==> zinc: inputs <==
==> flow/design.v <==
module pow_5_pipe
(
    input             clock,
    input      [17:0] n,
    output reg [17:0] n_pow_5
);
    reg [17:0] n_1, n_2, n_3;
    reg [17:0] n_pow_2, n_pow_3, n_pow_4;
    always @(posedge clock)
    begin
        n_1 <= n;
        n_2 <= n_1;
        n_3 <= n_2;
        n_pow_2 <= n * n;
        n_pow_3 <= n_pow_2 * n_1;
        n_pow_4 <= n_pow_3 * n_2;
        n_pow_5 <= n_pow_4 * n_3;
    end
endmodule
==> flow/run.sh <==
#!/bin/bash
# the make line also repeats each setting of config.mk as NAME=value (left out here)
make -C /OpenROAD-flow-scripts/flow DESIGN_CONFIG=/design/flow/config.mk WORK_HOME=/design/flow/orfs CLKGATE_MAP_FILE= finish
==> flow/config.mk <==
export PLATFORM = sky130hd
export DESIGN_NAME = pow_5_pipe
export DESIGN_NICKNAME = pow_5_pipe
export VERILOG_FILES = /design/flow/design.v
export SDC_FILE = /design/flow/constraint.sdc
export NUM_CORES = 4
export LEC_CHECK = 0
export ABC_AREA = 0
export CAP_MARGIN = 35
export CELL_PAD_IN_SITES_DETAIL_PLACEMENT = 1
export CELL_PAD_IN_SITES_GLOBAL_PLACEMENT = 3
export CORE_MARGIN = 3
export CORE_UTILIZATION = 18
export GPL_ROUTABILITY_DRIVEN = 1
export GPL_TIMING_DRIVEN = 0
export MAX_ROUTING_LAYER = met4
export MIN_ROUTING_LAYER = met2
export PLACE_DENSITY_LB_ADDON = 0.28
export SLEW_MARGIN = 40
==> flow/constraint.sdc <==
create_clock -name core_clock -period 6.33 [get_ports {clock}]
set_input_delay 1.2660 -clock core_clock [delete_from_list [all_inputs] [get_ports {clock}]]
set_output_delay 1.2660 -clock core_clock [all_outputs]
set_load 0.01 [all_outputs]
==> cedar: changes against zinc <==
==> flow/config.mk (replaced) <==
export PLATFORM = sky130hd
export DESIGN_NAME = pow_5_pipe
export DESIGN_NICKNAME = pow_5_pipe
export VERILOG_FILES = /design/flow/design.v
export SDC_FILE = /design/flow/constraint.sdc
export NUM_CORES = 4
export LEC_CHECK = 0
export ABC_AREA = 0
export CAP_MARGIN = 30
export CORE_MARGIN = 3
export CORE_UTILIZATION = 58
export GPL_TIMING_DRIVEN = 0
export PLACE_DENSITY = 0.68
export SETUP_SLACK_MARGIN = 1.22
export SLEW_MARGIN = 0
==> flow/constraint.sdc (replaced) <==
create_clock -name core_clock -period 4.34 [get_ports {clock}]
set_input_delay 0.8680 -clock core_clock [delete_from_list [all_inputs] [get_ports {clock}]]
set_output_delay 0.8680 -clock core_clock [all_outputs]
set_load 0.01 [all_outputs]
==> results <==
Run status: cedar failed layout checks; zinc complete, no violations
Violated checks: cedar setup timing; zinc -
CP required: cedar 4.70 ns; zinc 6.72 ns
Area Overhead vs Synth: cedar 23.66%; zinc 13.90%
Number of nets in the layout: cedar 3,145; zinc 3,029
Number of standard cells in the final layout excluding fillers: cedar 2,970; zinc 3,922
Clock input transition at the sequential cells of the worst setup and hold paths: cedar 0.07 ns; zinc 0.06 ns
Area of the core region: cedar 35,740 µm²; zinc 116,400 µm²
Number of antenna diodes: cedar 0; zinc 6
Period utilization: cedar 119.5%; zinc 96.08%
Tapcells inserted: cedar 461; zinc 1,524

========
==> trial 41 <==
Starts from the design.v that is shown in full above.
clock: 6.4 ns
lec_check: 0
cap_margin: 20
core_margin: 2
core_utilization: 40
cts_cluster_diameter: 212
cts_cluster_size: 100
slew_margin: 20
tns_end_percent: 25
run.sh (not shown) runs the stock make flow with config.mk's settings and CLKGATE_MAP_FILE=.
==> trial 81: changes against trial 41 <==
Settings changed: ABC_AREA from default to 1, CORE_UTILIZATION 40 to 72, CTS_CLUSTER_DIAMETER 212 to default, CTS_CLUSTER_SIZE 100 to default, TNS_END_PERCENT 25 to default.
==> flow/constraint.sdc (replaced) <==
create_clock -name core_clock -period 4.27 [get_ports {clock}]
set_input_delay 0.8540 -clock core_clock [delete_from_list [all_inputs] [get_ports {clock}]]
set_output_delay 0.8540 -clock core_clock [all_outputs]
set_load 0.01 [all_outputs]
==> build 24: changes against trial 41 <==
Settings changed: ABC_AREA from default to 1, CORE_UTILIZATION 40 to 64, CTS_CLUSTER_DIAMETER 212 to default, CTS_CLUSTER_SIZE 100 to default, MAX_ROUTING_LAYER from default to met4, TNS_END_PERCENT 25 to 5.
==> flow/constraint.sdc (replaced) <==
create_clock -name core_clock -period 3.96 [get_ports {clock}]
set_input_delay 0.7920 -clock core_clock [delete_from_list [all_inputs] [get_ports {clock}]]
set_output_delay 0.7920 -clock core_clock [all_outputs]
set_load 0.01 [all_outputs]
==> results <==
Non-clock buffer instance count of the final layout: build 24 384; trial 41 74; trial 81 -
Cells after DPL: build 24 3,705; trial 41 3,023; trial 81 3,642
Gates resized, CTS repair: build 24 268; trial 41 0; trial 81 412
Data arrival time of the worst path: build 24 5.33 ns; trial 41 6.55 ns; trial 81 -
Final estimated routing congestion in global placement: build 24 0.894; trial 41 0.809; trial 81 0.918
Post-Synthesis Cell Area: build 24 22,700 um2; trial 41 21,100 um2; trial 81 22,700 um2
Final cell utilization of the core: build 24 79.6%; trial 41 44.1%; trial 81 -
Combinational Gates: build 24 1,759; trial 41 1,516; trial 81 -
Number of placement rows: build 24 68; trial 41 84; trial 81 64
Length of routed wiring on met1: build 24 22.3 mm; trial 41 19.6 mm; trial 81 -
XOR-XNOR Cells, Area Fraction: build 24 3.67%; trial 41 6.46%; trial 81 3.67%
Die extent in x: build 24 192 um; trial 41 234 um; trial 81 181 um
Area growth from synthesis to final layout: build 24 21.8%; trial 41 9.25%; trial 81 -
Final design area excluding fillers: build 24 27,600 um2; trial 41 23,100 um2; trial 81 -
Hold WS: build 24 0.358 ns; trial 41 0.358 ns; trial 81 -
Clock network area share: build 24 2.26%; trial 41 2.70%; trial 81 -
Via density: build 24 4.97; trial 41 4.71; trial 81 -
Status: build 24 finished with violations; trial 41 no timing/DRC/antenna violations; trial 81 stopped before the end
Stage where the flow stopped: build 24 -; trial 41 -; trial 81 global routing
Violated checks: build 24 negative setup slack; trial 41 -; trial 81 -
Basic-gate share of the synthesized area counting and, or, nand and nor cells: build 24 16.2%; trial 41 14.6%; trial 81 16.2%
Non-clock buffer share of cell area: build 24 11.6%; trial 41 2.96%; trial 81 -
Worst Setup Path Type: build 24 flip-flop to flip-flop; trial 41 input pin to flip-flop; trial 81 -
